## fpm
module fpm(
    input [32:1] a,
    input [32:1] b,
    input clk,
    input rst,
    input in_valid,
    output  [32:1] c,
    output out_valid
    );
wire [33:1] w_MAN_a,w_MAN_a2;         
wire [33:1] w_MAN_b,w_MAN_b2;         
wire [8:1] exp_a,exp_b,exp_a2,exp_b2;        
wire [32:1] a1,b1,a2,b2,a3,b3;      
wire sign_a,sign_b,sign_a2,sign_b2;          
reg sign_c;
wire sign_c3;                                
reg [9:1] r_EXP_c;
wire [9:1] w_EXP_c3;                         
wire [9:1] w_EXP_cs;
wire [9:1] w_EXP_cs2;
wire [65:1] w_MAN_c;                         
wire [65:1] w_MAN_cs;
assign w_MAN_a[33]=1'b0;
assign w_MAN_b[33]=1'b0;
reg [19:1] r_VALID;
always@(posedge clk)
    if (!rst)
        r_VALID <= 0;
    else
        r_VALID <= {r_VALID[18:1],in_valid};
assign out_valid=r_VALID[19];
dff_lvl_p1 p1(a,b,rst,clk,a1,b1);
getval m0(a1,b1,w_MAN_a[32:1],w_MAN_b[32:1],exp_a,exp_b,sign_a,sign_b);           
dff_lvl_p2 p2(a1,b1,w_MAN_a,w_MAN_b,exp_a,exp_b,sign_a,sign_b,rst,clk,a2,b2,w_MAN_a2,w_MAN_b2,exp_a2,exp_b2,sign_a2,sign_b2);
always@(*)
begin
    sign_c=sign_a2^sign_b2;
    r_EXP_c=exp_a2+exp_b2-127;
end
wallace m1(w_MAN_c,w_MAN_a2,w_MAN_b2,a2,b2,r_EXP_c,sign_c,clk,rst ,a3,b3,w_EXP_c3,sign_c3 );                                              
    mux22 m2(w_MAN_c[48],w_EXP_c3,w_EXP_cs);             
    mux21 m3(w_EXP_cs,a3,b3,w_EXP_cs2);                  
    mux23 m4(w_MAN_c,a3,b3,w_MAN_cs);                    
    mux24 m5(w_MAN_c[48],w_MAN_cs,w_EXP_cs2,a3,b3,c[31:1]);    
assign c[32]=sign_c3;
endmodule
Size: roughly 17000 cells after synthesis, ~5000 flip-flops, roughly 160000 µm² of cells after synthesis.
clock: 6.53 ns
lec_check: 0
abc_area: 1
cap_margin: 20
cell_pad_in_sites_detail_placement: 0
core_aspect_ratio: 1.04
core_margin: 2
core_utilization: 23
hold_slack_margin: 0.19
min_routing_layer: met2
place_density_lb_addon: 0.0
setup_slack_margin: -0.16
slew_margin: 30
tns_end_percent: 30
run.sh (not shown) runs the stock make flow with config.mk's settings and CLKGATE_MAP_FILE=.
The first run produced a clean layout.
Next try:
- CELL_PAD_IN_SITES_DETAIL_PLACEMENT: 0 -> unset
- CORE_ASPECT_RATIO: 1.04 -> unset
- CORE_UTILIZATION: 23 -> 40
- HOLD_SLACK_MARGIN: 0.19 -> unset
- MIN_ROUTING_LAYER: met2 -> unset
- PLACE_DENSITY_LB_ADDON: 0.0 -> unset
- SLEW_MARGIN: 30 -> 20
- TNS_END_PERCENT: 30 -> unset
- clock period: 6.53 -> 5.0 ns (I/O delays scaled with it)
The changed run produced a clean layout; final area shrinks by 4.8%; worst setup slack is worse by 0.54 ns; via count falls by 31%; clock skew rose by 0.026 ns; cell count goes down by 16%.
Next try:
- ABC_AREA: 1 -> unset
- CORE_UTILIZATION: 40 -> 35
- SETUP_SLACK_MARGIN: -0.16 -> unset
- clock period: 5.0 -> 4.8 ns (I/O delays scaled with it)
The changed run passed the timing, design-rule and antenna checks.
Routed wire length went down by 7.4%.
Critical path depth went down by 8.
Final area went down by about 2%.
Total power went up by about 3.6%.
Die area went up by about 11%.
Sequential power went up by about 4%.
Count of clock-buffer cells in the layout went up by 5.
Register-to-register slack got worse by 0.14 ns.
Next try:
- CORE_UTILIZATION: 35 -> 66
- CTS_CLUSTER_DIAMETER: unset -> 209
- clock period: 4.8 -> 3.94 ns (I/O delays scaled with it)
Clock power is higher by 23%.
Area after synthesis does not change.
Power came out higher by 23%.
Core utilization went up by 35 points.
Flip-flop count stays the same.
Non-clock buffer count went up by 18.
Cell count goes down by 14%.
Next try:
- CORE_UTILIZATION: 66 -> 58
- SETUP_SLACK_MARGIN: unset -> -0.35
- clock period: 3.94 -> 3.69 ns (I/O delays scaled with it)
Effect:
- The new run completed and failed the layout checks on setup timing
- die area increases by 14%
- clock power is higher by 5.7%
- core utilization fell by 9.2 points
- wire length climbs by 0.64%
Power figures rest on the tool's default switching activity, not on a simulated workload.
